### run.sh
#!/bin/bash
# the make line also repeats each setting of config.mk as NAME=value (left out here)
make -C /OpenROAD-flow-scripts/flow DESIGN_CONFIG=/design/flow/config.mk WORK_HOME=/design/flow/orfs CLKGATE_MAP_FILE= finish
### constraint.sdc
create_clock -name core_clock -period 5.03 [get_ports {clk}]
set_input_delay 1.0060 -clock core_clock [delete_from_list [all_inputs] [get_ports {clk}]]
set_output_delay 1.0060 -clock core_clock [all_outputs]
set_load 0.01 [all_outputs]
### design.v
module pc (
    input   wire                clk,
    input   wire                rst,
    input   wire                pause_i,
    input   wire                sel_i,
    input   wire[15:0]  br_addr_i,
    output  wire[15:0]  pc4_o,
    output  reg[15:0]   pc_o
);
assign pc4_o = pc_o + 4;
always @(posedge clk or posedge rst) begin
    if(rst) begin
        pc_o <= 16'h0000;
    end else if (pause_i == 1'b1) begin
        pc_o <= pc_o;
    end else if (sel_i == 1'b1)begin
        pc_o <= br_addr_i;
    end else begin
        pc_o <= pc_o + 4;
    end
end
endmodule  
module if_id (
    input   wire                clk,
    input   wire                rst,
    input   wire                pause_i,
    input   wire[15:0]  pc_i,
    input   wire[15:0]  pc4_i,
    input   wire[31:0]      inst_i,
    input   wire                flush_i,
    output  reg[15:0]   pc_o,
    output  reg[15:0]   pc4_o,
    output  reg[31:0]       inst_o
);
always @(posedge clk or posedge rst) begin
    if(rst) begin
        pc_o   <= 16'b0;
        pc4_o  <= 16'b0;
        inst_o <= 32'b0;
    end else if(flush_i) begin
        pc_o   <= 16'b0;
        pc4_o  <= 16'b0;
        inst_o <= 32'b0;
    end else if(pause_i == 1'b1) begin
        pc_o   <= pc_o;
        pc4_o  <= pc4_o;
        inst_o <= inst_o;
    end else begin
        pc_o   <= pc_i;
        pc4_o  <= pc4_i;
        inst_o <= inst_i;
    end
end
endmodule  
module regfile (
    input   wire                clk,
    input   wire                wen,
    input   wire[4:0]   waddr,
    input   wire[4:0]   raddr1,
    input   wire[4:0]   raddr2,
    input   wire[31:0]      wdata,
    output  wire[31:0]      data1_o,     
    output  wire[31:0]      data2_o      
);
reg [31:0]  regs[0:31];
assign  data1_o = (raddr1 == 5'b00000) ? 32'h0000_0000 
                  : (wen && raddr1 == waddr) ?  wdata
                  : regs[raddr1];
assign  data2_o = (raddr2 == 5'b00000) ? 32'h0000_0000 
                  : (wen && raddr2 == waddr) ?  wdata
                  : regs[raddr2];
always @(posedge clk) begin
    if(wen) begin
        regs[waddr] <= wdata;
    end else begin
        regs[0] <= 32'h0000_0000; 
    end
end
endmodule  
module ctrl (
    input   wire        rst,
    input   wire[6:0]   opcode,
    input   wire[2:0]   func3,
    input   wire[6:0]   func7,
    output  reg         inst_valid,
    output  reg[2:0]    imm_sel,
    output  reg         reg_wen,
    output  reg         op1_sel,
    output  reg         op2_sel,
    output  reg[1:0]    alu_sel,
    output  reg[3:0]    alu_op,
    output  reg         mem_wen,
    output  reg[1:0]    wb_sel,
    output  reg[2:0]    br_sel,
    output  wire        is_jalr_o
);
assign is_jalr_o = (opcode == 7'b1100111) && (func3 == 3'b000);
always @(*) begin
    if(rst) begin
        inst_valid = 1'b0;
        imm_sel    = 3'b000;
        reg_wen    = 1'b0;
        op1_sel    = 1'b0;
        op2_sel    = 1'b1;
        alu_sel    = 2'b00;
        alu_op     = 4'b0000;
        mem_wen    = 1'b0;
        wb_sel     = 2'b00;
        br_sel     = 3'b000;
    end
    else begin
        case (opcode)
            7'b0110011: begin
                case (func7[5]) 
                    1'b0: begin
                        case (func3)
                            3'b000: begin        
                                inst_valid = 1'b1;             
                                imm_sel    = 3'b000;
                                reg_wen    = 1'b1;
                                op1_sel    = 1'b1;
                                op2_sel    = 1'b0;
                                alu_sel    = 2'b01;
                                alu_op     = 4'b0001;
                                mem_wen    = 1'b0;
                                wb_sel     = 2'b10;
                                br_sel     = 3'b000;
                            end
                            3'b010: begin      
                                inst_valid = 1'b1;                 
                                imm_sel    = 3'b000;
                                reg_wen    = 1'b1;
                                op1_sel    = 1'b1;
                                op2_sel    = 1'b0;
                                alu_sel    = 2'b01;
                                alu_op     = 4'b1011;
                                mem_wen    = 1'b0;
                                wb_sel     = 2'b10;
                                br_sel     = 3'b000;
                            end
                            3'b011: begin     
                                inst_valid = 1'b1;                   
                                imm_sel    = 3'b000;
                                reg_wen    = 1'b1;
                                op1_sel    = 1'b1;
                                op2_sel    = 1'b0;
                                alu_sel    = 2'b01;
                                alu_op     = 4'b1100;
                                mem_wen    = 1'b0;
                                wb_sel     = 2'b10;
                                br_sel     = 3'b000;
                            end
                            3'b111: begin     
                                inst_valid = 1'b1;                  
                                imm_sel    = 3'b000;
                                reg_wen    = 1'b1;
                                op1_sel    = 1'b1;
                                op2_sel    = 1'b0;
                                alu_sel    = 2'b11;
                                alu_op     = 4'b1000;
                                mem_wen    = 1'b0;
                                wb_sel     = 2'b10;
                                br_sel     = 3'b000;
                            end
                            3'b110: begin    
                                inst_valid = 1'b1;               
                                imm_sel    = 3'b000;
                                reg_wen    = 1'b1;
                                op1_sel    = 1'b1;
                                op2_sel    = 1'b0;
                                alu_sel    = 2'b11;
                                alu_op     = 4'b1001;
                                mem_wen    = 1'b0;
                                wb_sel     = 2'b10;
                                br_sel     = 3'b000;
                            end
                            3'b100: begin     
                                inst_valid = 1'b1;                 
                                imm_sel    = 3'b000;
                                reg_wen    = 1'b1;
                                op1_sel    = 1'b1;
                                op2_sel    = 1'b0;
                                alu_sel    = 2'b11;
                                alu_op     = 4'b1010;
                                mem_wen    = 1'b0;
                                wb_sel     = 2'b10;
                                br_sel     = 3'b000;
                            end
                            3'b001: begin   
                                inst_valid = 1'b1;                    
                                imm_sel    = 3'b000;
                                reg_wen    = 1'b1;
                                op1_sel    = 1'b1;
                                op2_sel    = 1'b0;
                                alu_sel    = 2'b10;
                                alu_op     = 4'b0101;
                                mem_wen    = 1'b0;
                                wb_sel     = 2'b10;
                                br_sel     = 3'b000;
                            end
                            3'b101: begin    
                                inst_valid = 1'b1;                    
                                imm_sel    = 3'b000;
                                reg_wen    = 1'b1;
                                op1_sel    = 1'b1;
                                op2_sel    = 1'b0;
                                alu_sel    = 2'b10;
                                alu_op     = 4'b0110;
                                mem_wen    = 1'b0;
                                wb_sel     = 2'b10;
                                br_sel     = 3'b000;
                            end
                            default begin
                                inst_valid = 1'b0;
                                imm_sel    = 3'b000;
                                reg_wen    = 1'b0;
                                op1_sel    = 1'b0;
                                op2_sel    = 1'b1;
                                alu_sel    = 2'b00;
                                alu_op     = 4'b0000;
                                mem_wen    = 1'b0;
                                wb_sel     = 2'b00;
                                br_sel     = 3'b000;
                            end
                        endcase
                    end
                    1'b1: begin
                        case (func3)
                            3'b000: begin   
                                inst_valid = 1'b1;                    
                                imm_sel    = 3'b000;
                                reg_wen    = 1'b1;
                                op1_sel    = 1'b1;
                                op2_sel    = 1'b0;
                                alu_sel    = 2'b01;
                                alu_op     = 4'b0010;
                                mem_wen    = 1'b0;
                                wb_sel     = 2'b10;
                                br_sel     = 3'b000;
                            end
                            3'b101: begin
                                inst_valid = 1'b1;
                                imm_sel    = 3'b000;
                                reg_wen    = 1'b1;
                                op1_sel    = 1'b1;
                                op2_sel    = 1'b0;
                                alu_sel    = 2'b10;
                                alu_op     = 4'b0111;
                                mem_wen    = 1'b0;
                                wb_sel     = 2'b10;
                                br_sel     = 3'b000;
                            end
                            default begin
                                inst_valid = 1'b0;
                                imm_sel    = 3'b000;
                                reg_wen    = 1'b0;
                                op1_sel    = 1'b0;
                                op2_sel    = 1'b1;
                                alu_sel    = 2'b00;
                                alu_op     = 4'b0000;
                                mem_wen    = 1'b0;
                                wb_sel     = 2'b00;
                                br_sel     = 3'b000;
                            end
                        endcase
                    end
                    default begin
                        inst_valid = 1'b0;
                        imm_sel    = 3'b000;
                        reg_wen    = 1'b0;
                        op1_sel    = 1'b0;
                        op2_sel    = 1'b1;
                        alu_sel    = 2'b00;
                        alu_op     = 4'b0000;
                        mem_wen    = 1'b0;
                        wb_sel     = 2'b00;
                        br_sel     = 3'b000;
                    end
                endcase
            end
            7'b0010011: begin
                case (func3)
                    3'b000: begin       
                        inst_valid = 1'b1;                 
                        imm_sel    = 3'b001;
                        reg_wen    = 1'b1;
                        op1_sel    = 1'b1;
                        op2_sel    = 1'b1;
                        alu_sel    = 2'b01;
                        alu_op     = 4'b0001;
                        mem_wen    = 1'b0;
                        wb_sel     = 2'b10;
                        br_sel     = 3'b000;
                    end
                    3'b010: begin       
                        inst_valid = 1'b1;                
                        imm_sel    = 3'b001;
                        reg_wen    = 1'b1;
                        op1_sel    = 1'b1;
                        op2_sel    = 1'b1;
                        alu_sel    = 2'b01;
                        alu_op     = 4'b1011;
                        mem_wen    = 1'b0;
                        wb_sel     = 2'b10;
                        br_sel     = 3'b000;
                    end
                    3'b011: begin      
                        inst_valid = 1'b1;                  
                        imm_sel    = 3'b001;
                        reg_wen    = 1'b1;
                        op1_sel    = 1'b1;
                        op2_sel    = 1'b1;
                        alu_sel    = 2'b01;
                        alu_op     = 4'b1100;
                        mem_wen    = 1'b0;
                        wb_sel     = 2'b10;
                        br_sel     = 3'b000;
                    end
                    3'b111: begin     
                        inst_valid = 1'b1;                  
                        imm_sel    = 3'b001;
                        reg_wen    = 1'b1;
                        op1_sel    = 1'b1;
                        op2_sel    = 1'b1;
                        alu_sel    = 2'b11;
                        alu_op     = 4'b1000;
                        mem_wen    = 1'b0;
                        wb_sel     = 2'b10;
                        br_sel     = 3'b000;
                    end
                    3'b110: begin        
                        inst_valid = 1'b1;                
                        imm_sel    = 3'b001;
                        reg_wen    = 1'b1;
                        op1_sel    = 1'b1;
                        op2_sel    = 1'b1;
                        alu_sel    = 2'b11;
                        alu_op     = 4'b1001;
                        mem_wen    = 1'b0;
                        wb_sel     = 2'b10;
                        br_sel     = 3'b000;
                    end 
                    3'b100: begin     
                        inst_valid = 1'b1;                  
                        imm_sel    = 3'b001;
                        reg_wen    = 1'b1;
                        op1_sel    = 1'b1;
                        op2_sel    = 1'b1;
                        alu_sel    = 2'b11;
                        alu_op     = 4'b1010;
                        mem_wen    = 1'b0;
                        wb_sel     = 2'b10;
                        br_sel     = 3'b000;
                    end
                    3'b001: begin     
                        inst_valid = 1'b1;                  
                        imm_sel    = 3'b001;
                        reg_wen    = 1'b1;
                        op1_sel    = 1'b1;
                        op2_sel    = 1'b1;
                        alu_sel    = 2'b10;
                        alu_op     = 4'b0101;
                        mem_wen    = 1'b0;
                        wb_sel     = 2'b10;
                        br_sel     = 3'b000;
                    end
                    3'b101: begin   
                        inst_valid = 1'b1;                    
                        imm_sel    = 3'b001;
                        reg_wen    = 1'b1;
                        op1_sel    = 1'b1;
                        op2_sel    = 1'b1;
                        alu_sel    = 2'b10;
                        mem_wen    = 1'b0;
                        wb_sel     = 2'b10;
                        br_sel     = 3'b000;
                        if(func7[5]) begin
                            alu_op = 4'b0111;
                        end else begin
                            alu_op = 4'b0110;
                        end
                    end
                    default begin
                        inst_valid = 1'b0;
                        imm_sel    = 3'b000;
                        reg_wen    = 1'b0;
                        op1_sel    = 1'b0;
                        op2_sel    = 1'b1;
                        alu_sel    = 2'b00;
                        alu_op     = 4'b0000;
                        mem_wen    = 1'b0;
                        wb_sel     = 2'b00;
                        br_sel     = 3'b000;
                    end
                endcase
            end
            7'b0000011: begin
                case (func3)
                    3'b010: begin
                        inst_valid = 1'b1;
                        imm_sel    = 3'b001;
                        reg_wen    = 1'b1;
                        op1_sel    = 1'b1;
                        op2_sel    = 1'b1;
                        alu_sel    = 2'b01;
                        alu_op     = 4'b0001;
                        mem_wen    = 1'b0;
                        wb_sel     = 2'b11;
                        br_sel     = 3'b000;
                    end
                    default begin
                        inst_valid = 1'b0;
                        imm_sel    = 3'b000;
                        reg_wen    = 1'b0;
                        op1_sel    = 1'b0;
                        op2_sel    = 1'b1;
                        alu_sel    = 2'b00;
                        alu_op     = 4'b0000;
                        mem_wen    = 1'b0;
                        wb_sel     = 2'b00;
                        br_sel     = 3'b000;
                    end
                endcase
            end
            7'b1100111: begin
                if(func3 == 3'b000) begin
                        inst_valid = 1'b1;                       
                        imm_sel    = 3'b001;
                        reg_wen    = 1'b1;
                        op1_sel    = 1'b0;
                        op2_sel    = 1'b1;
                        alu_sel    = 2'b00;
                        alu_op     = 4'b0000;
                        mem_wen    = 1'b0;
                        wb_sel     = 2'b01;
                        br_sel     = 3'b111;
                end else begin     
                    inst_valid = 1'b0;
                    imm_sel    = 3'b000;
                    reg_wen    = 1'b0;
                    op1_sel    = 1'b0;
                    op2_sel    = 1'b1;
                    alu_sel    = 2'b00;
                    alu_op     = 4'b0000;
                    mem_wen    = 1'b0;
                    wb_sel     = 2'b00;
                    br_sel     = 3'b000;
                end
            end
            7'b0100011: begin
                case (func3)
                    3'b010: begin
                        inst_valid = 1'b1;
                        imm_sel    = 3'b010;
                        reg_wen    = 1'b0;
                        op1_sel    = 1'b1;
                        op2_sel    = 1'b1;
                        alu_sel    = 2'b01;
                        alu_op     = 4'b0001;
                        mem_wen    = 1'b1;
                        wb_sel     = 2'b00;
                        br_sel     = 3'b000;
                    end
                    default begin     
                        inst_valid = 1'b0;
                        imm_sel    = 3'b000;
                        reg_wen    = 1'b0;
                        op1_sel    = 1'b0;
                        op2_sel    = 1'b1;
                        alu_sel    = 2'b00;
                        alu_op     = 4'b0000;
                        mem_wen    = 1'b0;
                        wb_sel     = 2'b00;
                        br_sel     = 3'b000;
                    end
                endcase
            end
            7'b1100011: begin
                case (func3)
                    3'b000: begin
                        inst_valid = 1'b1;
                        imm_sel    = 3'b011;
                        reg_wen    = 1'b0;
                        op1_sel    = 1'b0;
                        op2_sel    = 1'b1;
                        alu_sel    = 2'b01;
                        alu_op     = 4'b0001;
                        mem_wen    = 1'b0;
                        wb_sel     = 2'b00;
                        br_sel     = 3'b001;
                    end
                    3'b001: begin
                        inst_valid = 1'b1;
                        imm_sel    = 3'b011;
                        reg_wen    = 1'b0;
                        op1_sel    = 1'b0;
                        op2_sel    = 1'b1;
                        alu_sel    = 2'b01;
                        alu_op     = 4'b0001;
                        mem_wen    = 1'b0;
                        wb_sel     = 2'b00;
                        br_sel     = 3'b010;
                    end
                    3'b100: begin
                        inst_valid = 1'b1;
                        imm_sel    = 3'b011;
                        reg_wen    = 1'b0;
                        op1_sel    = 1'b0;
                        op2_sel    = 1'b1;
                        alu_sel    = 2'b01;
                        alu_op     = 4'b0001;
                        mem_wen    = 1'b0;
                        wb_sel     = 2'b00;
                        br_sel     = 3'b011;
                    end
                    3'b110: begin
                        inst_valid = 1'b1;
                        imm_sel    = 3'b011;
                        reg_wen    = 1'b0;
                        op1_sel    = 1'b0;
                        op2_sel    = 1'b1;
                        alu_sel    = 2'b01;
                        alu_op     = 4'b0001;
                        mem_wen    = 1'b0;
                        wb_sel     = 2'b00;
                        br_sel     = 3'b100;
                    end
                    3'b101: begin
                        inst_valid = 1'b1;
                        imm_sel    = 3'b011;
                        reg_wen    = 1'b0;
                        op1_sel    = 1'b0;
                        op2_sel    = 1'b1;
                        alu_sel    = 2'b01;
                        alu_op     = 4'b0001;
                        mem_wen    = 1'b0;
                        wb_sel     = 2'b00;
                        br_sel     = 3'b101;
                    end
                    3'b111: begin 
                        inst_valid = 1'b1;   
                        imm_sel    = 3'b011;
                        reg_wen    = 1'b0;
                        op1_sel    = 1'b0;
                        op2_sel    = 1'b1;
                        alu_sel    = 2'b01;
                        alu_op     = 4'b0001;
                        mem_wen    = 1'b0;
                        wb_sel     = 2'b00;
                        br_sel     = 3'b110;
                    end
                    default begin   
                        inst_valid = 1'b0;
                        imm_sel    = 3'b000;
                        reg_wen    = 1'b0;
                        op1_sel    = 1'b0;
                        op2_sel    = 1'b1;
                        alu_sel    = 2'b00;
                        alu_op     = 4'b0000;
                        mem_wen    = 1'b0;
                        wb_sel     = 2'b00;
                        br_sel     = 3'b000;
                    end
                endcase
            end
            7'b0110111: begin
                inst_valid = 1'b1;
                imm_sel    = 3'b100;
                reg_wen    = 1'b1;
                op1_sel    = 1'b1;
                op2_sel    = 1'b1;
                alu_sel    = 2'b01;
                alu_op     = 4'b0011;
                mem_wen    = 1'b0;
                wb_sel     = 2'b10;
                br_sel     = 3'b000;
            end
            7'b0010111: begin       
                inst_valid = 1'b1;      
                imm_sel    = 3'b100;
                reg_wen    = 1'b1;
                op1_sel    = 1'b0;
                op2_sel    = 1'b1;
                alu_sel    = 2'b01;
                alu_op     = 4'b0001;
                mem_wen    = 1'b0;
                wb_sel     = 2'b10;
                br_sel     = 3'b000;
            end
            7'b1101111: begin
                inst_valid = 1'b1;
                imm_sel    = 3'b101;
                reg_wen    = 1'b1;
                op1_sel    = 1'b0;
                op2_sel    = 1'b1;
                alu_sel    = 2'b01;
                alu_op     = 4'b0001;
                mem_wen    = 1'b0;
                wb_sel     = 2'b01;
                br_sel     = 3'b111;
            end
            default begin
                inst_valid = 1'b0;
                imm_sel    = 3'b000;
                reg_wen    = 1'b0;
                op1_sel    = 1'b0;
                op2_sel    = 1'b1;
                alu_sel    = 2'b00;
                alu_op     = 4'b0000;
                mem_wen    = 1'b0;
                wb_sel     = 2'b00;
                br_sel     = 3'b000;
            end
        endcase
    end
end
endmodule  
module imm_gen (
    input   wire            rst,
    input   wire[2:0]       sel_i,
    input   wire[31:7]      data_i,
    output  reg[31:0]   imm_o
);
always @(*) begin
    if(rst) begin
        imm_o = 32'h0000_0000;
    end else begin
        case (sel_i)
            3'b001: begin
                imm_o = { { 20{data_i[31]} }, data_i[31:20]};
            end
            3'b010: begin
                imm_o = { { 20{data_i[31]} } , data_i[31:25], data_i[11:7]};
            end
            3'b011: begin
                imm_o = { { 20{data_i[31]} } , data_i[7], data_i[30:25], data_i[11:8], 1'b0};
            end
            3'b100: begin
                imm_o = { data_i[31:12], 12'b0};
            end
            3'b101: begin
                imm_o = {  { 12{data_i[31]} }, data_i[19:12], data_i[20], data_i[30:21], 1'b0 };
            end
            default begin
                imm_o = 32'h0000_0000;
            end
        endcase
    end
end
endmodule  
module branch (
    input   wire            rst,
    input   wire[2:0]       sel_i,
    input   wire[31:0]  data1_i,
    input   wire[31:0]  data2_i,
    input   wire[15:0]      pc_i,
    input   wire[15:0]      imm_i,
    input   wire            is_jalr_i,
    output  wire[15:0]      br_addr_o,
    output  reg             pc_sel_o
);
assign br_addr_o = (is_jalr_i) ? (data1_i + imm_i) : pc_i + imm_i;
wire[31:0] data_sub = data1_i + ( ~data2_i + 1 );
wire data1_eq_data2 = (data1_i == data2_i);
wire data1_lt_data2 = ( (sel_i == 3'b011) || (sel_i == 3'b101) ) ?
                            (  ( data1_i[31] && !data2_i[31])
                            || ( data1_i[31] &&  data2_i[31] && data_sub[31])
                            || (!data1_i[31] && !data2_i[31] && data_sub[31]) )
                            :  ( data1_i < data2_i );
always @(*) begin
    if(rst) begin
        pc_sel_o = 1'b0;
    end else begin
        case (sel_i)
            3'b001: begin
                pc_sel_o = data1_eq_data2;
            end
            3'b010: begin
                pc_sel_o = ~data1_eq_data2;
            end          
            3'b011,3'b100: begin
                pc_sel_o = data1_lt_data2;
            end     
            3'b101,3'b110: begin
                pc_sel_o = ~data1_lt_data2;
            end
            3'b111: begin
                pc_sel_o = 1'b1;
            end
            default begin
                pc_sel_o = 1'b0;
            end
        endcase
    end
end
endmodule  
module id (
    input   wire                rst,
    input   wire[31:0]      inst_i,
    input   wire[31:0]      rdata1_i,
    input   wire[31:0]      rdata2_i,
    input   wire[15:0]          pc_i,
    output  wire                inst_valid_o,
    output  wire                pc_sel_o,
    output  wire[15:0]          br_addr_o,
    output  wire                reg_wen_o,
    output  wire[4:0]   reg_waddr_o,
    output  wire[31:0]      op1_o,
    output  wire[31:0]      op2_o,
    output  wire[1:0]           alu_sel_o,
    output  wire[3:0]           alu_op_o,
    output  wire                mem_wen_o,
    output  wire[31:0]      mem_wdata_o,
    output  wire[1:0]           wb_sel_o,
    input   wire                ex_wen_i,
    input   wire[4:0]   ex_waddr_i,
    input   wire[31:0]      ex_wdata_i,
    input   wire                mem_wen_i,
    input   wire[4:0]   mem_waddr_i,
    input   wire[31:0]      mem_wdata_i,
    output  wire                op1_sel_o,
    output  wire[4:0]   raddr1_o,
    output  wire                op2_sel_o,
    output  wire[4:0]   raddr2_o
);
wire[2:0]    ctrl_imm_sel_o;
wire         ctrl_op1_sel_o;
wire         ctrl_op2_sel_o;
wire[2:0]    ctrl_br_sel_o;
wire         ctrl_is_jalr_o;
wire[31:0]  immgen_imm_o;
wire    reg1_ex_forward = (ex_wen_i == 1'b1) && (ex_waddr_i == inst_i[19:15]);
wire    reg1_mem_forward = (mem_wen_i == 1'b1) && (mem_waddr_i == inst_i[19:15]);
wire    reg2_ex_forward = (ex_wen_i == 1'b1) && (ex_waddr_i == inst_i[24:20]);
wire    reg2_mem_forward = (mem_wen_i == 1'b1) && (mem_waddr_i == inst_i[24:20]);
wire[31:0]    reg1_data = (inst_i[19:15] == 5'b00000) ? 32'h0000_0000 
                                : (reg1_ex_forward == 1'b1) ? ex_wdata_i
                                : (reg1_mem_forward == 1'b1) ? mem_wdata_i
                                : rdata1_i ;
wire[31:0]    reg2_data = (inst_i[24:20] == 5'b00000) ? 32'h0000_0000
                                : (reg2_ex_forward == 1'b1) ? ex_wdata_i
                                : (reg2_mem_forward == 1'b1) ? mem_wdata_i
                                : rdata2_i ;
assign op1_o = (ctrl_op1_sel_o == 1'b0) ? {16'b0,pc_i} 
                : reg1_data;
assign op2_o = (ctrl_op2_sel_o == 1'b1) ? immgen_imm_o 
                : reg2_data;
ctrl u_ctrl(
    .rst(rst),
    .opcode(inst_i[6:0]),
    .func3(inst_i[14:12]),
    .func7(inst_i[31:25]),
    .inst_valid(inst_valid_o),
    .imm_sel(ctrl_imm_sel_o),
    .reg_wen(reg_wen_o),
    .op1_sel(ctrl_op1_sel_o),
    .op2_sel(ctrl_op2_sel_o),
    .alu_sel(alu_sel_o),
    .alu_op(alu_op_o),
    .mem_wen(mem_wen_o),
    .wb_sel(wb_sel_o),
    .br_sel(ctrl_br_sel_o),
    .is_jalr_o(ctrl_is_jalr_o)
);
imm_gen u_imm_gen(
    .rst(rst),
    .sel_i(ctrl_imm_sel_o),
    .data_i(inst_i[31:7]),
    .imm_o(immgen_imm_o)
);
branch u_branch(
    .rst(rst),
    .sel_i(ctrl_br_sel_o),
    .data1_i(reg1_data),
    .data2_i(reg2_data),
    .pc_i(pc_i),
    .imm_i(immgen_imm_o[15:0]),
    .is_jalr_i(ctrl_is_jalr_o),
    .pc_sel_o(pc_sel_o),
    .br_addr_o(br_addr_o)
);
assign reg_waddr_o = inst_i[11:7];
assign mem_wdata_o = reg2_data;
wire uses_rs1 = (inst_i[6:0] == 7'b0110011)  || (inst_i[6:0] == 7'b0010011) ||
                (inst_i[6:0] == 7'b0000011) || (inst_i[6:0] == 7'b1100111) ||
                (inst_i[6:0] == 7'b0100011)  || (inst_i[6:0] == 7'b1100011);
wire uses_rs2 = (inst_i[6:0] == 7'b0110011)  || (inst_i[6:0] == 7'b0100011)  ||
                (inst_i[6:0] == 7'b1100011);
assign op1_sel_o = uses_rs1 ? 1'b1 : 1'b0;
assign raddr1_o  = inst_i[19:15];
assign op2_sel_o = uses_rs2 ? 1'b0 : 1'b1;
assign raddr2_o  = inst_i[24:20]; 
endmodule  
module id_ex (
    input   wire                clk,
    input   wire                rst,
    input   wire                pause_i,
    input   wire                inst_valid_i,
    input   wire[31:0]      op1_i,
    input   wire[31:0]      op2_i,
    input   wire[1:0]           alu_sel_i,
    input   wire[3:0]           alu_op_i,
    input   wire                reg_wen_i,
    input   wire[4:0]   reg_waddr_i,
    input   wire[1:0]           wb_sel_i,
    input   wire[15:0]  pc_i,
    input   wire[15:0]  pc4_i,
    input   wire                mem_wen_i,
    input   wire[31:0]      mem_wdata_i,
    output  reg                 inst_valid_o,
    output  reg[31:0]       op1_o,
    output  reg[31:0]       op2_o,
    output  reg[1:0]            alu_sel_o,
    output  reg[3:0]            alu_op_o,
    output  reg                 reg_wen_o,
    output  reg[4:0]    reg_waddr_o,
    output  reg[1:0]            wb_sel_o,
    output  reg[15:0]   pc_o,
    output  reg[15:0]   pc4_o,
    output  reg                 mem_wen_o,
    output  reg[31:0]       mem_wdata_o
);
always @(posedge clk or posedge rst) begin
    if(rst) begin
        inst_valid_o <= 1'b0;
        op1_o        <= 32'h0000_0000;
        op2_o        <= 32'h0000_0000;
        alu_sel_o    <= 2'b00;
        alu_op_o     <= 4'b0000;
        reg_wen_o    <= 1'b0;
        reg_waddr_o  <= 5'b00000;
        wb_sel_o     <= 2'b00;
        pc_o         <= 16'h0000;
        pc4_o        <= 16'h0000;
        mem_wen_o    <= 1'b0;
        mem_wdata_o  <= 1'b0;
    end else if(pause_i == 1'b1) begin
        inst_valid_o <= 1'b0;
        op1_o        <= 32'h0000_0000;
        op2_o        <= 32'h0000_0000;
        alu_sel_o    <= 2'b00;
        alu_op_o     <= 4'b0000;
        reg_wen_o    <= 1'b0;
        reg_waddr_o  <= 5'b00000;
        wb_sel_o     <= 2'b00;
        pc_o         <= 16'h0000;
        pc4_o        <= 16'h0000;
        mem_wen_o    <= 1'b0;
        mem_wdata_o  <= 1'b0;
    end else begin
        inst_valid_o <= inst_valid_i;
        op1_o        <= op1_i;
        op2_o        <= op2_i;
        alu_sel_o    <= alu_sel_i;
        alu_op_o     <= alu_op_i;
        reg_wen_o    <= reg_wen_i;
        reg_waddr_o  <= reg_waddr_i;
        wb_sel_o     <= wb_sel_i;
        pc_o         <= pc_i;
        pc4_o        <= pc4_i;
        mem_wen_o    <= mem_wen_i;
        mem_wdata_o  <= mem_wdata_i;
    end
end
endmodule  
module alu (
    input   wire            rst,
    input   wire[31:0]  num1_i,
    input   wire[31:0]  num2_i,
    input   wire[1:0]       sel,    
    input   wire[3:0]       op,     
    output  reg[31:0]       result_o
);
reg[31:0]   result_arith;
reg[31:0]   result_shift;
reg[31:0]   result_logic;
wire[31:0] num_add = num1_i + num2_i;
wire[31:0] num_sub = num1_i + ( ~num2_i + 1 );
wire num1_eq_num2 = (num1_i == num2_i);
wire num1_lt_num2 = ( op == 4'b1011) ?
                            (  ( num1_i[31] && !num2_i[31])
                            || ( num1_i[31] &&  num2_i[31] && num_sub[31])
                            || (!num1_i[31] && !num2_i[31] && num_sub[31]) )
                            :  ( num1_i < num2_i );
always @(*) begin
    if(rst) begin
        result_arith = 32'h0000_0000;
    end else begin
        case (op)
            4'b0001: begin
                result_arith = num_add;
            end
            4'b0010: begin
                result_arith = num_sub;
            end
            4'b0011: begin
                result_arith = num2_i;
            end
            4'b1011,4'b1100: begin
                result_arith = num1_lt_num2;
            end
            default begin
                result_arith = 32'h0000_0000;
            end        
        endcase
    end
end
always @(*) begin
    if(rst) begin
        result_shift = 32'h0000_0000;
    end else begin
        case (op)
            4'b0101: begin
                result_shift = num1_i << num2_i[4:0];
            end
            4'b0110: begin
                result_shift = num1_i >> num2_i[4:0];
            end
            4'b0111: begin
                result_shift = $signed( num1_i ) >>> num2_i[4:0];
            end
            default begin
                result_shift = 32'h0000_0000;
            end
        endcase
    end
end
always @(*) begin
    if(rst) begin
        result_logic = 32'h0000_0000;
    end else begin
        case (op)
            4'b1000: begin
                result_logic = num1_i & num2_i;
            end
            4'b1001: begin
                result_logic = num1_i | num2_i;
            end
            4'b1010: begin
                result_logic = num1_i ^ num2_i;
            end
            default begin
                result_logic = 32'h0000_0000;
            end
        endcase
    end 
end
always @(*) begin
    case (sel)
        2'b01: begin
            result_o = result_arith;
        end
        2'b11: begin
            result_o = result_logic;
        end
        2'b10: begin
            result_o = result_shift;
        end
        default begin
            result_o = 32'h0000_0000;
        end
    endcase
end
endmodule  
module ex (      
    input  wire                 rst,
    input  wire                 inst_valid_i,
    input  wire[31:0]       op1_i,
    input  wire[31:0]       op2_i,
    input  wire[1:0]            alu_sel_i,
    input  wire[3:0]            alu_op_i,
    input  wire                 reg_wen_i,
    input  wire[4:0]    reg_waddr_i,
    input  wire[1:0]            wb_sel_i,
    input  wire[15:0]   pc_i,
    input  wire[15:0]   pc4_i,
    input  wire                 mem_wen_i,
    input  wire[31:0]       mem_wdata_i, 
    output wire                 inst_valid_o,
    output wire                 mem_wen_o,
    output wire[31:0]       mem_wdata_o,
    output wire                 reg_wen_o,
    output wire[4:0]    reg_waddr_o,
    output wire[31:0]       alu_result_o,
    output wire[1:0]            wb_sel_o,
    output wire[15:0]           pc_o,
    output wire[15:0]           pc4_o,
    output wire[31:0]       data_forward_o
);
assign inst_valid_o = inst_valid_i;
assign mem_wen_o = mem_wen_i;
assign mem_wdata_o = mem_wdata_i;
assign reg_wen_o = reg_wen_i;
assign reg_waddr_o = reg_waddr_i;
assign wb_sel_o = wb_sel_i;
assign pc_o  = pc_i;
assign pc4_o = pc4_i;
alu u_alu(
    .rst(rst),
    .num1_i(op1_i),
    .num2_i(op2_i),
    .sel(alu_sel_i),
    .op(alu_op_i),
    .result_o(alu_result_o)
);
assign data_forward_o = wb_sel_i == (2'b01) ? {16'b0,pc4_i} : alu_result_o;
endmodule  
module ex_mem (
    input   wire                clk,
    input   wire                rst,
    input   wire                pause_i, 
    input   wire                inst_valid_i,
    input   wire                mem_wen_i,
    input   wire[31:0]      mem_wdata_i,
    input   wire                reg_wen_i,
    input   wire[4:0]   reg_waddr_i,
    input   wire[31:0]      alu_result_i,
    input   wire[1:0]           wb_sel_i, 
    input   wire[15:0]          pc_i,
    input   wire[15:0]          pc4_i,
    output   reg                inst_valid_o,
    output   reg                mem_wen_o,
    output   reg[31:0]      mem_wdata_o,
    output   reg                reg_wen_o,
    output   reg[4:0]   reg_waddr_o,
    output   reg[31:0]      alu_result_o,
    output   reg[1:0]           wb_sel_o,
    output   reg[15:0]          pc_o,
    output   reg[15:0]          pc4_o
);
always @(posedge clk or posedge rst) begin
    if(rst) begin
        inst_valid_o <= 1'b0;
        mem_wen_o    <= 1'b0;
        mem_wdata_o  <= 32'h0000_0000;
        reg_wen_o    <= 1'b0;
        reg_waddr_o  <= 5'b00000;
        alu_result_o <= 32'h0000_0000;
        wb_sel_o     <= 2'b00;
        pc_o         <= 16'h0000;
        pc4_o        <= 16'h0000;
    end else if(pause_i == 1'b1) begin
        inst_valid_o <= 1'b0;
        mem_wen_o    <= 1'b0;
        mem_wdata_o  <= 32'h0000_0000;
        reg_wen_o    <= 1'b0;
        reg_waddr_o  <= 5'b00000;
        alu_result_o <= 32'h0000_0000;
        wb_sel_o     <= 2'b00;
        pc_o         <= 16'h0000;
        pc4_o        <= 16'h0000;
    end else begin
        inst_valid_o <= inst_valid_i;
        mem_wen_o    <= mem_wen_i;
        mem_wdata_o  <= mem_wdata_i;
        reg_wen_o    <= reg_wen_i;
        reg_waddr_o  <= reg_waddr_i;
        alu_result_o <= alu_result_i;
        wb_sel_o     <= wb_sel_i;
        pc_o         <= pc_i;
        pc4_o        <= pc4_i;
    end
end
endmodule  
module mem (
    input   wire[31:0]      alu_result_i,
    input   wire[1:0]           wb_sel_i,
    input   wire[15:0]          pc4_i,
    input   wire[31:0]      dm_data_i,
    output  wire[31:0]      reg_wdata_o
);
assign  reg_wdata_o = (wb_sel_i == 2'b10) ? alu_result_i
                        : (wb_sel_i == 2'b01) ? pc4_i
                        : (wb_sel_i == 2'b11) ? dm_data_i
                        : 32'h0000_0000;
endmodule  
module mem_wb (
    input   wire                clk,
    input   wire                rst,
    input   wire                pause_i, 
    input   wire                inst_valid_i,
    input   wire                reg_wen_i,
    input   wire[4:0]   reg_waddr_i,
    input   wire[31:0]      reg_wdata_i,
    input   wire[15:0]          pc_i,
    output  reg                 inst_valid_o,
    output  reg                 reg_wen_o,
    output  reg[4:0]    reg_waddr_o,
    output  reg[31:0]       reg_wdata_o,
    output  reg[15:0]           pc_o
);
always @(posedge clk or posedge rst) begin
    if(rst) begin
        inst_valid_o <= 1'b0;
        reg_wen_o    <= 1'b0;
        reg_waddr_o  <= 5'b00000;
        reg_wdata_o  <= 32'h0000_0000;
        pc_o         <= 16'h0000;
    end else if(pause_i == 1'b1) begin
        inst_valid_o <= 1'b0;
        reg_wen_o    <= 1'b0;
        reg_waddr_o  <= 5'b00000;
        reg_wdata_o  <= 32'h0000_0000;
        pc_o         <= 16'h0000;
    end else begin
        inst_valid_o <= inst_valid_i;
        reg_wen_o    <= reg_wen_i;
        reg_waddr_o  <= reg_waddr_i;
        reg_wdata_o  <= reg_wdata_i;
        pc_o         <= pc_i;
    end
end
endmodule  
module bubble (
    input   wire                rst,
    input   wire                ex_wen_i,
    input   wire[1:0]           ex_wb_sel_i,
    input   wire[4:0]   ex_reg_waddr_i,
    input   wire                id_op1_sel_i,
    input   wire[4:0]   id_raddr1_i,
    input   wire                id_op2_sel_i,
    input   wire[4:0]   id_raddr2_i,
    output  reg                 pc_pause_o,
    output  reg                 ifid_pause_o,
    output  reg                 idex_pause_o,
    output  reg                 exmem_pause_o,
    output  reg                 memwb_pause_o
);
wire    lu_pause = (ex_wen_i == 1'b1) && ( ex_wb_sel_i == 2'b11 ) 
                && ( ( id_op1_sel_i == 1'b1 && id_raddr1_i == ex_reg_waddr_i)
                    || (id_op2_sel_i == 1'b0 && id_raddr2_i == ex_reg_waddr_i) );
always @(*) begin
    if(rst) begin
        pc_pause_o    = 1'b0; 
        ifid_pause_o  = 1'b0;
        idex_pause_o  = 1'b0;
        exmem_pause_o = 1'b0;
        memwb_pause_o = 1'b0;
    end else if(lu_pause) begin
        pc_pause_o    = 1'b1; 
        ifid_pause_o  = 1'b1;
        idex_pause_o  = 1'b1;
        exmem_pause_o = 1'b0;
        memwb_pause_o = 1'b0;
    end else begin
        pc_pause_o    = 1'b0; 
        ifid_pause_o  = 1'b0;
        idex_pause_o  = 1'b0;
        exmem_pause_o = 1'b0;
        memwb_pause_o = 1'b0;
    end
end
endmodule  
module miniRV (
    input   wire                clk,
    input   wire                rst,
    input   wire[31:0]      inst_i,
    input   wire[31:0]      mem_rdata_i,
    output  wire[13:0]   inst_addr_o,
    output  wire[15:0]          mem_addr_o,
    output  wire                mem_wen_o,
    output  wire[31:0]      mem_wdata_o,
    output          debug_wb_have_inst,    
    output [31:0]   debug_wb_pc,           
    output          debug_wb_ena,          
    output [4:0]    debug_wb_reg,          
    output [31:0]   debug_wb_value         
);
wire                pc_sel_i;
wire                id_pc_sel_o;
wire[15:0]          pc_br_addr_i;
wire[15:0]  pc_pc_o;
wire[15:0]  pc_pc4_o;
assign inst_addr_o = pc_pc_o[15:2];
wire[15:0]          ifid_pc_o;
wire[15:0]          ifid_pc4_o;
wire[31:0]      ifid_inst_o;
wire                idex_inst_valid_i;
wire[31:0]      idex_op1_i;
wire[31:0]      idex_op2_i;
wire[1:0]           idex_alu_sel_i;
wire[3:0]           idex_alu_op_i;
wire                idex_reg_wen_i;
wire[4:0]   idex_reg_waddr_i;
wire[1:0]           idex_wb_sel_i;
wire                idex_mem_wen_i;
wire[31:0]      idex_mem_wdata_i;
wire[31:0]      idex_op1_o;
wire[31:0]      idex_op2_o;
wire[1:0]           idex_alu_sel_o;
wire[3:0]           idex_alu_op_o;
wire                idex_reg_wen_o;
wire[4:0]   idex_reg_waddr_o;
wire[1:0]           idex_wb_sel_o;
wire[15:0]  idex_pc_o;
wire[15:0]  idex_pc4_o;
wire                idex_mem_wen_o;
wire[31:0]      idex_mem_wdata_o;
wire[31:0]      ex_data_forward_o;
wire                exmem_inst_valid_i;
wire                exmem_mem_wen_i;
wire[31:0]      exmem_mem_wdata_i;
wire                exmem_reg_wen_i;
wire[4:0]   exmem_reg_waddr_i;
wire[31:0]      exmem_alu_result_i;
wire[1:0]           exmem_wb_sel_i;
wire[15:0]          exmem_pc4_i;
wire                exmem_inst_valid_o;
wire                exmem_reg_wen_o;
wire[4:0]   exmem_reg_waddr_o;
wire[31:0]      exmem_alu_result_o;
wire[1:0]           exmem_wb_sel_o;
wire[15:0]          exmem_pc4_o;
wire[15:0]          exmem_pc_i;
wire[15:0]          exmem_pc_o;
wire                memwb_reg_wen_i;
wire[4:0]   memwb_reg_waddr_i;
wire[31:0]      memwb_reg_wdata_i;
wire[15:0]          trace_pc; 
wire                regfile_wen_i;
wire[31:0]      regfile_wdata_i;
wire[4:0]   regfile_waddr_i;
wire[4:0]   regfile_raddr1_i;
wire[4:0]   regfile_raddr2_i;
wire[31:0]      regfile_data1_o;
wire[31:0]      regfile_data2_o;
wire[31:0]      alu_num1_i;
wire[31:0]      alu_num2_i;
wire[1:0]           alu_sel_i;    
wire[5:0]           alu_op_i;     
wire                bubble_id_op1_sel_i;
wire[4:0]   bubble_id_raddr1_i;
wire                bubble_id_op2_sel_i;
wire[4:0]   bubble_id_raddr2_i;
wire                bubble_pc_pause_o;
wire                bubble_ifid_pause_o;
wire                bubble_idex_pause_o;
wire                bubble_exmem_pause_o;
wire                bubble_memwb_pause_o;
pc u_pc(
    .clk(clk),
    .rst(rst),
    .pause_i(bubble_pc_pause_o),
    .sel_i(pc_sel_i),
    .br_addr_i(pc_br_addr_i),
    .pc4_o(pc_pc4_o),
    .pc_o(pc_pc_o)
);
if_id u_if_id(
    .clk(clk),
    .rst(rst),
    .pause_i(bubble_ifid_pause_o),
    .pc_i(pc_pc_o),
    .pc4_i(pc_pc4_o),
    .inst_i(inst_i),
    .flush_i(pc_sel_i),
    .pc_o(ifid_pc_o),
    .pc4_o(ifid_pc4_o),
    .inst_o(ifid_inst_o)
);
regfile u_regfile(
    .clk(clk),
    .wen(regfile_wen_i),
    .waddr(regfile_waddr_i),
    .raddr1(ifid_inst_o[19:15]),
    .raddr2(ifid_inst_o[24:20]),
    .wdata(regfile_wdata_i),
    .data1_o(regfile_data1_o),
    .data2_o(regfile_data2_o)
);
id u_id(
    .rst(rst),
    .inst_i(ifid_inst_o),
    .rdata1_i(regfile_data1_o),
    .rdata2_i(regfile_data2_o),
    .pc_i(ifid_pc_o),
    .pc_sel_o(id_pc_sel_o),
    .br_addr_o(pc_br_addr_i),
    .reg_wen_o(idex_reg_wen_i),
    .reg_waddr_o(idex_reg_waddr_i),
    .inst_valid_o(idex_inst_valid_i),
    .op1_o(idex_op1_i),
    .op2_o(idex_op2_i),
    .alu_sel_o(idex_alu_sel_i),
    .alu_op_o(idex_alu_op_i),
    .mem_wen_o(idex_mem_wen_i),
    .mem_wdata_o(idex_mem_wdata_i),
    .wb_sel_o(idex_wb_sel_i),
    .ex_wen_i(exmem_reg_wen_i),
    .ex_waddr_i(exmem_reg_waddr_i),
    .ex_wdata_i(ex_data_forward_o),
    .mem_wen_i(exmem_reg_wen_o),
    .mem_waddr_i(exmem_reg_waddr_o),
    .mem_wdata_i(memwb_reg_wdata_i),
    .op1_sel_o(bubble_id_op1_sel_i),
    .raddr1_o(bubble_id_raddr1_i),
    .op2_sel_o(bubble_id_op2_sel_i),
    .raddr2_o(bubble_id_raddr2_i)
);
wire idex_inst_valid_o;
id_ex u_id_ex(
    .clk(clk),
    .rst(rst),
    .pause_i(bubble_idex_pause_o),
    .inst_valid_i(idex_inst_valid_i),
    .op1_i(idex_op1_i),
    .op2_i(idex_op2_i),
    .alu_sel_i(idex_alu_sel_i),
    .alu_op_i(idex_alu_op_i),
    .reg_wen_i(idex_reg_wen_i),
    .reg_waddr_i(idex_reg_waddr_i),
    .wb_sel_i(idex_wb_sel_i),
    .pc_i(ifid_pc_o),
    .pc4_i(ifid_pc4_o),
    .mem_wen_i(idex_mem_wen_i),
    .mem_wdata_i(idex_mem_wdata_i),
    .inst_valid_o(idex_inst_valid_o),
    .op1_o(idex_op1_o),
    .op2_o(idex_op2_o),
    .alu_sel_o(idex_alu_sel_o),
    .alu_op_o(idex_alu_op_o),
    .reg_wen_o(idex_reg_wen_o),
    .reg_waddr_o(idex_reg_waddr_o),
    .wb_sel_o(idex_wb_sel_o),
    .pc_o(idex_pc_o),
    .pc4_o(idex_pc4_o),
    .mem_wen_o(idex_mem_wen_o),
    .mem_wdata_o(idex_mem_wdata_o)
);
ex u_ex(
    .rst(rst),
    .inst_valid_i(idex_inst_valid_o),
    .op1_i(idex_op1_o),
    .op2_i(idex_op2_o),
    .alu_sel_i(idex_alu_sel_o),
    .alu_op_i(idex_alu_op_o),
    .reg_wen_i(idex_reg_wen_o),
    .reg_waddr_i(idex_reg_waddr_o),
    .wb_sel_i(idex_wb_sel_o),
    .pc_i(idex_pc_o),
    .pc4_i(idex_pc4_o),
    .mem_wen_i(idex_mem_wen_o),
    .mem_wdata_i(idex_mem_wdata_o),
    .inst_valid_o(exmem_inst_valid_i),
    .mem_wen_o(exmem_mem_wen_i),
    .mem_wdata_o(exmem_mem_wdata_i),
    .reg_wen_o(exmem_reg_wen_i),
    .reg_waddr_o(exmem_reg_waddr_i),
    .alu_result_o(exmem_alu_result_i),
    .wb_sel_o(exmem_wb_sel_i),
    .pc_o(exmem_pc_i),
    .pc4_o(exmem_pc4_i),
    .data_forward_o(ex_data_forward_o)
);
ex_mem u_ex_mem(
    .clk(clk),
    .rst(rst),
    .pause_i(bubble_exmem_pause_o),
    .inst_valid_i(exmem_inst_valid_i),
    .mem_wen_i(exmem_mem_wen_i),
    .mem_wdata_i(exmem_mem_wdata_i),
    .reg_wen_i(exmem_reg_wen_i),
    .reg_waddr_i(exmem_reg_waddr_i),
    .alu_result_i(exmem_alu_result_i),
    .wb_sel_i(exmem_wb_sel_i), 
    .pc4_i(exmem_pc4_i),
    .inst_valid_o(exmem_inst_valid_o),
    .mem_wen_o(mem_wen_o),
    .mem_wdata_o(mem_wdata_o),
    .reg_wen_o(exmem_reg_wen_o),
    .reg_waddr_o(exmem_reg_waddr_o),
    .alu_result_o(exmem_alu_result_o),
    .wb_sel_o(exmem_wb_sel_o), 
    .pc4_o(exmem_pc4_o),
    .pc_i(exmem_pc_i),
    .pc_o(exmem_pc_o)
);
mem u_mem(
    .alu_result_i(exmem_alu_result_o),
    .wb_sel_i(exmem_wb_sel_o),
    .pc4_i(exmem_pc4_o),
    .dm_data_i(mem_rdata_i),
    .reg_wdata_o(memwb_reg_wdata_i)
);
mem_wb u_mem_wb(
    .clk(clk),
    .rst(rst),
    .pause_i(bubble_memwb_pause_o),
    .inst_valid_i(exmem_inst_valid_o),
    .reg_wen_i(exmem_reg_wen_o),
    .reg_waddr_i(exmem_reg_waddr_o),
    .reg_wdata_i(memwb_reg_wdata_i),
    .inst_valid_o(debug_wb_have_inst),
    .reg_wen_o(regfile_wen_i),
    .reg_waddr_o(regfile_waddr_i),
    .reg_wdata_o(regfile_wdata_i),
    .pc_i(exmem_pc_o),
    .pc_o(trace_pc)
);
bubble u_bubble(
    .rst(rst),
    .ex_wen_i(idex_reg_wen_o),
    .ex_wb_sel_i(idex_wb_sel_o),
    .ex_reg_waddr_i(idex_reg_waddr_o),
    .id_op1_sel_i(bubble_id_op1_sel_i),
    .id_raddr1_i(bubble_id_raddr1_i),
    .id_op2_sel_i(bubble_id_op2_sel_i),
    .id_raddr2_i(bubble_id_raddr2_i),
    .pc_pause_o(bubble_pc_pause_o),
    .ifid_pause_o(bubble_ifid_pause_o),
    .idex_pause_o(bubble_idex_pause_o),
    .exmem_pause_o(bubble_exmem_pause_o),
    .memwb_pause_o(bubble_memwb_pause_o)
);
assign mem_addr_o = exmem_alu_result_o[15:0];
assign pc_sel_i = id_pc_sel_o & ~bubble_pc_pause_o;
assign debug_wb_pc        = {16'b0,trace_pc};
assign debug_wb_ena       = regfile_wen_i;
assign debug_wb_reg       = regfile_waddr_i;
assign debug_wb_value     = regfile_wdata_i;
endmodule  
### config.mk
export PLATFORM = sky130hd
export DESIGN_NAME = miniRV
export DESIGN_NICKNAME = miniRV
export VERILOG_FILES = /design/flow/design.v
export SDC_FILE = /design/flow/constraint.sdc
export NUM_CORES = 4
export LEC_CHECK = 0
export ABC_AREA = 1
export CAP_MARGIN = 20
export CELL_PAD_IN_SITES_DETAIL_PLACEMENT = 1
export CELL_PAD_IN_SITES_GLOBAL_PLACEMENT = 3
export CORE_MARGIN = 5
export CORE_UTILIZATION = 38
export HOLD_SLACK_MARGIN = -0.04
export MAX_ROUTING_LAYER = met4
export SLEW_MARGIN = 20
export TNS_END_PERCENT = 65
==> results of run 1 <==
==> layer usage <==
| layer | share of wire | routed length [µm] |
|---|---|---|
| met5 | 0 | 0 |
| met4 | 0.053 | 23100 |
| met3 | 0.088 | 38300 |
| met2 | 0.43 | 189000 |
| met1 | 0.43 | 186000 |
==> through the flow <==
step / utilization / hold slack, ns / instance area, µm²
floorplan: - / 0.331 / 78400
global placement: 0.463 / 0.334 / 94800
detailed placement: 0.463 / 0.336 / 94800
CTS: 0.498 / 0.350 / 102000
global route: 0.506 / 0.351 / 104000
finish: 0.506 / 0.344 / 104000
==> cell type report <==
type	count	area share
sequential	1403	0.389
multi-input combinational	6523	0.336
timing repair buffer	1886	0.165
clock buffer	197	0.0414
tap	2688	0.0325
inverter	688	0.0260
clock inverter	100	0.00997
antenna	13	0.000314
timing repair inverter	1	0.000157
==> timing repair <==
| item | 4_1_cts | 5_1_grt |
|---|---|---|
| pin swaps | 88 | 53 |
| resized | 349 | 344 |
| setup buffers | 48 | 35 |
| setup endpoints to repair | 78 | 78 |
| cloned | 5 | 9 |
==> summary.txt, run 1 <==
impl run done, here's what came out: fin cells 13499, clock sink count 1403, asr flop ratio synth 0.270, top cells by area, synth edfxtp_1 39%, dfrtp_1 12%, nand2_1 10%, a21oi_1 6.3%, nand3_1 5.0%, Worst R2R Start u_if_id.inst_o[17], yosys simple share 0.209, First-pass DRT Iterations 6, Final Max Tran Viols 0, crit-path most repeated cell buf_4, Placement Rows 166, largest power group sequential cells, Gate Count Post-Synth 9260, top cells by count, synth 2183 x nand2_1, 1024 x edfxtp_1, 989 x a21oi_1, Inst Count DP 13100, yosys cell count 9260, Top non-seq family simple AND/OR/NAND/NOR gates, core footprint 205000 µm², Filler cells 23753, max-cap violation count 0, wire length of the first global-routing pass 606000 µm, Complex Gates by Area 0.175, # port buffers 183, CTS max path bufs 3, initial antenna violation count 40, Static Leak 0.0439 µW, P_seq 13100 µW, Comb pwr share 0.223, fin crit period 5.69 ns, setup TNS -47.25 ns, Reg2Reg Depth 32, cts-stage hold buffer count 0, Crit path depth 32, worst slack at placement -1.74 ns, hold endpoint u_ex_mem.mem_wdata_o[21], Sequential Power Share 0.403, Unique masters post-synth 67, crit path kind register to register, Routed WL 437000 µm, post-layout period usage 1.13, clock power share 0.374, Commonest flop edfxtp_1, total grt overflow 0, number of enable flip-flop cells 1024, Max-area cell share 0.393, WP buf/inv 14, Top delay family on crit path buffers and inverters, Net Sw Power 10200 µW, met1 global-route usage 0.556, Die X 464 µm, hold_sp u_id_ex.mem_wdata_o[21], XORs/XNORs by Area 0.00347, yosys adder share 0.0245, Detailed Route Iter0 Violations 9890, crit path launch type register, Worst Skew 0.0655 ns, VDD IR-drop max 340 µV, grt met3 use 0.0568, run status failed layout checks, crit-path max FO 9, syn avg cell area 8.44 µm², Init Core Util 0.382, root buf cell clkbuf_16, Data arrival, critical path 6.43 ns, DP HPWL 312000 µm, YS chip area 78200 µm², Seq/Total Area, Yosys 0.515, Worst Max-Slew Pin Slew 1.16 ns, num ports 200, Setup crit start u_if_id.inst_o[17], met2 GRT Util 0.586, worst setup margin -0.661 ns, final setup fails 78, Worst Path Required 5.77 ns, Ys Warns 11, largest net degree at the start of global routing 128, P per Cell Area 312 nW/µm², reg2reg setup slack -0.66 ns, tool warnings 101, worst hold-check path type register to register, Reg-to-Reg End u_pc.pc_o[10], Seq cells post-synth 1403, total track usage 0.401, Critical-path top delay cell dfrtp_4, Final #Nets 10883, Fin. Hold Viols 0, kind of end point of the critical path register, Yosys top cell by instances nand2_1, mapped cell area 78200 µm², Int Power 22200 µW, Max Fclk 176 MHz, final estimated routing congestion in global placement 1.01, vias in the first global route 81287, Pwr Total 32400 µW, H-tree depth 4, Switching Fraction 0.314, Storage cell area 40300 µm², CTS tree done, Reg clk slew, reported paths 0.06 ns, routed vias/inst 6.06, P&R area growth vs syn 32.4%, Die Y-Extent 464 µm, cts bufs inserted 164, GR peak layer met2, worst skew pair latency 0.88 ns, WL/cell 32.3 µm, die area 215000 µm², hold path depth 0, DRC 0, clk pwr 12100 µW, Antenna Violating Nets Remaining 0, Slew HR 0.224, MI comb area 34800 µm², layout check faults setup timing, largest area contributor in the netlist edfxtp_1, Via Count 81852, Comb. pwr 7210 µW, Post-synth mux share 0.000256, worst setup path end u_pc.pc_o[10], RSZ-0062 raised after global routing yes, largest stage delay on the critical path 0.53 ns
==> run 2: changes to the inputs <==
- ABC_AREA: 1 -> unset
- CELL_PAD_IN_SITES_DETAIL_PLACEMENT: 1 -> unset
- CELL_PAD_IN_SITES_GLOBAL_PLACEMENT: 3 -> unset
- CORE_MARGIN: 5 -> 2
- CORE_UTILIZATION: 38 -> 70
- CTS_CLUSTER_SIZE: unset -> 44
- HOLD_SLACK_MARGIN: -0.04 -> unset
- MAX_ROUTING_LAYER: met4 -> unset
- SETUP_SLACK_MARGIN: unset -> 2.21
- TNS_END_PERCENT: 65 -> unset
- clock period: 5.03 -> 9.5 ns (I/O delays scaled with it)
==> summary.txt, run 2 <==
run metrics: run status stopped before the end (was failed layout checks), Failed at global routing, Err [ERROR GRT-0232] Routing congestion too high. Check the congestion heatmap in the GUI., Init Core Util 0.705 (was 0.382), number of enable flip-flop cells 1024 (unchanged), Commonest flop edfxtp_1 (unchanged), cts-stage hold buffer count 0 (unchanged), Post-synth mux share 0.235 (was 0.000256), Seq/Total Area, Yosys 0.533 (was 0.515), yosys cell count 5273 (was 9260), Seq cells post-synth 1403 (unchanged), Gate Count Post-Synth 5273 (was 9260), Die Y-Extent 332 µm (was 464 µm), clock sink count 1403 (unchanged), Complex Gates by Area 0.0929 (was 0.175), # port buffers 183 (unchanged), H-tree depth 4 (unchanged), core footprint 107000 µm² (was 205000 µm²), Post-Place Cell Area 79000 µm² (was 94800 µm²), mapped cell area 75500 µm² (was 78200 µm²), DP HPWL 204000 µm (was 312000 µm), num ports 200 (unchanged), YS chip area 75500 µm² (was 78200 µm²), CTS max path bufs 3 (unchanged), Die X 332 µm (was 464 µm), final estimated routing congestion in global placement 1.10 (was 1.01), worst slack at placement 0.501 ns (was -1.74 ns), yosys adder share 0.0255 (was 0.0245), Yosys top cell by instances edfxtp_1 (was nand2_1), total track usage 0.814, total grt overflow 174, top cells by count, synth 1024 x edfxtp_1, 695 x mux4_2, 379 x dfrtp_1 (was 2183 x nand2_1, 1024 x edfxtp_1, 989 x a21oi_1), die area 110000 µm² (was 215000 µm²), Unique masters post-synth 101 (was 67), root buf cell clkbuf_16 (unchanged), Placement Rows 120 (was 166), Max-area cell share 0.407 (was 0.393), asr flop ratio synth 0.270 (unchanged), XORs/XNORs by Area 0.00882 (was 0.00347), Top non-seq family multiplexers (was simple AND/OR/NAND/NOR gates), largest area contributor in the netlist edfxtp_1 (unchanged), cts bufs inserted 143 (was 164), top cells by area, synth edfxtp_1 41%, mux4_2 21%, dfrtp_1 13%, ha_1 2.4%, mux2i_1 1.9% (was edfxtp_1 39%, dfrtp_1 12%, nand2_1 10%, a21oi_1 6.3%, nand3_1 5.0%), Ys Warns 11 (unchanged), syn avg cell area 14.3 µm² (was 8.44 µm²), yosys simple share 0.0728 (was 0.209)
-- run 2: timing repair --
action / 4_1_cts
gates resized: 157
endpoints found under the setup margin: 78
pin swaps: 34
setup buffers: 69
cloned: 4
-- run 2: stage by stage --
step | power [µW] | hold WS (ns) | utilization | std cells
floorplan | 7810 | 0.331 | - | 5288
global placement | 8360 | 0.332 | 0.738 | 6607
detailed placement | 8390 | 0.335 | 0.738 | 6607
CTS | 14400 | 0.338 | 0.795 | 6945
-- run 2: routing by layer --
layer  overflow  GRT usage
met5          1      0.465
met1         16      0.836
met2         63      0.922
met3         30      0.724
met4         64      0.760
==> run 3: changes to the inputs <==
- CELL_PAD_IN_SITES_GLOBAL_PLACEMENT: unset -> 3
- CORE_UTILIZATION: 70 -> 40
- CTS_CLUSTER_SIZE: 44 -> unset
- GPL_ROUTABILITY_DRIVEN: unset -> 0
- SETUP_SLACK_MARGIN: 2.21 -> unset
==> summary.txt, run 3 <==
impl run done, here's what came out: run status finished clean (was stopped before the end), Commonest flop edfxtp_1 (unchanged), Crit path depth 38, reg2reg setup slack 0.51 ns, VDD IR-drop max 148 µV, crit path launch type register, H-tree depth 4 (unchanged), Comb. pwr 1530 µW, final setup fails 0, vias in the first global route 51537, mapped cell area 75500 µm² (unchanged), Complex Gates by Area 0.0929 (unchanged), core footprint 188000 µm² (was 107000 µm²), cts-stage hold buffer count 0 (unchanged), # port buffers 183 (unchanged), Max Fclk 111 MHz, number of enable flip-flop cells 1024 (unchanged), Worst Skew 0.0464 ns, Static Leak 0.0315 µW, YS chip area 75500 µm² (unchanged), worst skew pair latency 0.84 ns, Top delay family on crit path AND-OR/OR-AND gates, Die X 438 µm (was 332 µm), largest power group sequential cells, Reg clk slew, reported paths 0.06 ns, die area 192000 µm² (was 110000 µm²), Critical-path top delay cell dfrtp_1, max-cap violation count 0, post-CTS sizing 0 (was 157), Data arrival, critical path 9.67 ns, Post-Place Cell Area 80800 µm² (was 79000 µm²), hold endpoint u_mem_wb.pc_o[13], Net Sw Power 3840 µW, P per Cell Area 170 nW/µm², postcts setup bufs 0 (was 69), RSZ-0062 raised after global routing no, crit path kind register to register, top cells by area, synth edfxtp_1 41%, mux4_2 21%, dfrtp_1 13%, ha_1 2.4%, mux2i_1 1.9% (unchanged), asr flop ratio synth 0.270 (unchanged), post-layout period usage 0.946, Ys Warns 11 (unchanged), Setup crit start u_id_ex.op1_o[16], Routed WL 317000 µm, CTS max path bufs 3 (unchanged), Final #Nets 5620, cts bufs inserted 157 (was 143), yosys simple share 0.0728 (unchanged), Seq cells post-synth 1403 (unchanged), Filler cells 16610, clock power share 0.424, Yosys top cell by instances edfxtp_1 (unchanged), top cells by count, synth 1024 x edfxtp_1, 695 x mux4_2, 379 x dfrtp_1 (unchanged), DP HPWL 214000 µm (was 204000 µm), total grt overflow 0, root buf cell clkbuf_16 (unchanged), crit-path most repeated cell nor2_1, tool warnings 97, Reg-to-Reg End u_if_id.pc4_o[14], Final Max Tran Viols 0, kind of end point of the critical path register, crit-path max FO 29, Final Cell Area 86000 µm², routed vias/inst 6.48, Worst R2R Start u_id_ex.op1_o[16], Slew HR 0.192, DRC 0, hold_sp u_ex_mem.pc_o[13], clock sink count 1403 (unchanged), hold path depth 0, initial antenna violation count 14, largest stage delay on the critical path 0.69 ns, CTS tree done, Worst Max-Slew Pin Slew 1.20 ns, Sequential Power Share 0.472, Pwr Total 14600 µW, worst setup path end u_if_id.pc4_o[14], P_seq 6900 µW, Int Power 10800 µW, XORs/XNORs by Area 0.00882 (unchanged), yosys adder share 0.0255 (unchanged), worst hold-check path type register to register, largest net degree at the start of global routing 134, Max-area cell share 0.407 (unchanged), Post-synth mux share 0.235 (unchanged), Reg2Reg Depth 38, yosys cell count 5273 (unchanged), num ports 200 (unchanged), Detailed Route Iter0 Violations 6278, Placement Rows 159 (was 120), First-pass DRT Iterations 6, Init Core Util 0.402 (was 0.705), worst hold margin 0.342 ns, P&R area growth vs syn 13.9%, Die Y-Extent 438 µm (was 332 µm), clk pwr 6200 µW, Seq/Total Area, Yosys 0.533 (unchanged), Via Count 52022, fin crit period 8.99 ns, WL/cell 39.4 µm, Gate Count Post-Synth 5273 (unchanged), Antenna Violating Nets Remaining 0, Unique masters post-synth 101 (unchanged), syn avg cell area 14.3 µm² (unchanged), Top non-seq family multiplexers (unchanged), total track usage 0.328, wire length of the first global-routing pass 435000 µm, Switching Fraction 0.263, Worst Path Required 10.18 ns, largest area contributor in the netlist edfxtp_1 (unchanged), WP buf/inv 3, Fin. Hold Viols 0, Comb pwr share 0.105
-- run 3: routing by layer --
metal / routed length, µm / vias to the layer above / GRT usage
li1: - / 21255 / -
met1: 127000 / 27815 / 0.434
met2: 150000 / 2408 / 0.525
met3: 20600 / 544 / 0.0499
met4: 19100 / 0 / 0.169
met5: 0 / - / 0
-- run 3: layout make-up --
type / count / area [µm²] / share of cell area
clock buffers: 197 / 4170 / 0.0485
well taps: 2495 / 3120 / 0.0363
multi-input cells: 3323 / 33200 / 0.386
diodes: 3 / 7.51 / 0.0000873
clock inverters: 90 / 1040 / 0.0121
inverters: 125 / 495 / 0.00576
flip-flops and latches: 1403 / 40300 / 0.468
repair buffers: 394 / 3660 / 0.0426
-- run 3: through the flow --
step | setup TNS [ns] | setup WS [ns] | util | instances
final | 0 | 0.511 | 0.458 | 8030
after CTS | 0 | 0.492 | 0.458 | 8027
after global routing | 0 | 0.0330 | 0.458 | 8027
after floorplan | 0 | 0.588 | - | 5288
after detailed placement | -1.42 | -0.122 | 0.431 | 7740
after global placement | -0.0113 | -0.0102 | 0.430 | 7739
==> run 4: changes to the inputs <==
- CELL_PAD_IN_SITES_GLOBAL_PLACEMENT: 3 -> unset
- CORE_UTILIZATION: 40 -> 70
- CTS_CLUSTER_DIAMETER: unset -> 53
- CTS_CLUSTER_SIZE: unset -> 44
- GPL_ROUTABILITY_DRIVEN: 0 -> unset
- SETUP_SLACK_MARGIN: unset -> 1.71
- clock period: 9.5 -> 5.91 ns (I/O delays scaled with it)
==> summary.txt, run 4 <==
run metrics: Seq cells post-synth 1403 (unchanged), XORs/XNORs by Area 0.00882 (unchanged), clock sink count 1403 (unchanged), Yosys top cell by instances edfxtp_1 (unchanged), cts-stage hold buffer count 0 (unchanged), total track usage 0.937, DP HPWL 243000 µm (was 214000 µm), Failed at global routing, Commonest flop edfxtp_1 (unchanged), Err [ERROR GRT-0116] Global routing finished with congestion. Check the congestion regions in the DRC Viewer., H-tree depth 3 (was 4), cts bufs inserted 109 (was 157), largest area contributor in the netlist edfxtp_1 (unchanged), Seq/Total Area, Yosys 0.533 (unchanged), Die X 332 µm (was 438 µm), Post-synth mux share 0.235 (unchanged), final estimated routing congestion in global placement 1.13, Top non-seq family multiplexers (unchanged), Post-Place Cell Area 86800 µm² (was 80800 µm²), yosys cell count 5273 (unchanged), asr flop ratio synth 0.270 (unchanged), top cells by area, synth edfxtp_1 41%, mux4_2 21%, dfrtp_1 13%, ha_1 2.4%, mux2i_1 1.9% (unchanged), top cells by count, synth 1024 x edfxtp_1, 695 x mux4_2, 379 x dfrtp_1 (unchanged), CTS max path bufs 3 (unchanged), Max-area cell share 0.407 (unchanged), root buf cell clkbuf_16 (unchanged), Init Core Util 0.705 (was 0.402), Inst Count DP 7551 (was 7740), number of enable flip-flop cells 1024 (unchanged), YS chip area 75500 µm² (unchanged), Ys Warns 11 (unchanged), core footprint 107000 µm² (was 188000 µm²), Die Y-Extent 332 µm (was 438 µm), # port buffers 183 (unchanged), Gate Count Post-Synth 5273 (unchanged), Complex Gates by Area 0.0929 (unchanged), mapped cell area 75500 µm² (unchanged), Placement Rows 120 (was 159), die area 110000 µm² (was 192000 µm²), yosys simple share 0.0728 (unchanged), yosys adder share 0.0255 (unchanged), total grt overflow 2038, Unique masters post-synth 101 (unchanged), run status stopped before the end (was finished clean), syn avg cell area 14.3 µm² (unchanged), num ports 200 (unchanged)
[run 4: what timing repair did]
item	in CTS
setup buffers	22
pin swaps	27
setup endpoints to repair	184
cloned	4
gates resized	143
[run 4: metrics by stage]
stage | worst slack (ns) | TNS (ns) | util
after CTS | -1.43 | -104.93 | 0.857
after detailed placement | -1.27 | -89.87 | 0.811
after global placement | -1.17 | -82.62 | 0.811
after floorplan | -0.518 | -33.97 | -
[run 4: metal layers]
| layer | global-route usage | overflow |
|---|---|---|
| met4 | 0.931 | 463 |
| met5 | 0.769 | 45 |
| met1 | 0.932 | 354 |
| met3 | 0.886 | 377 |
| met2 | 1.00 | 799 |
Power and IR drop assume default switching activity.
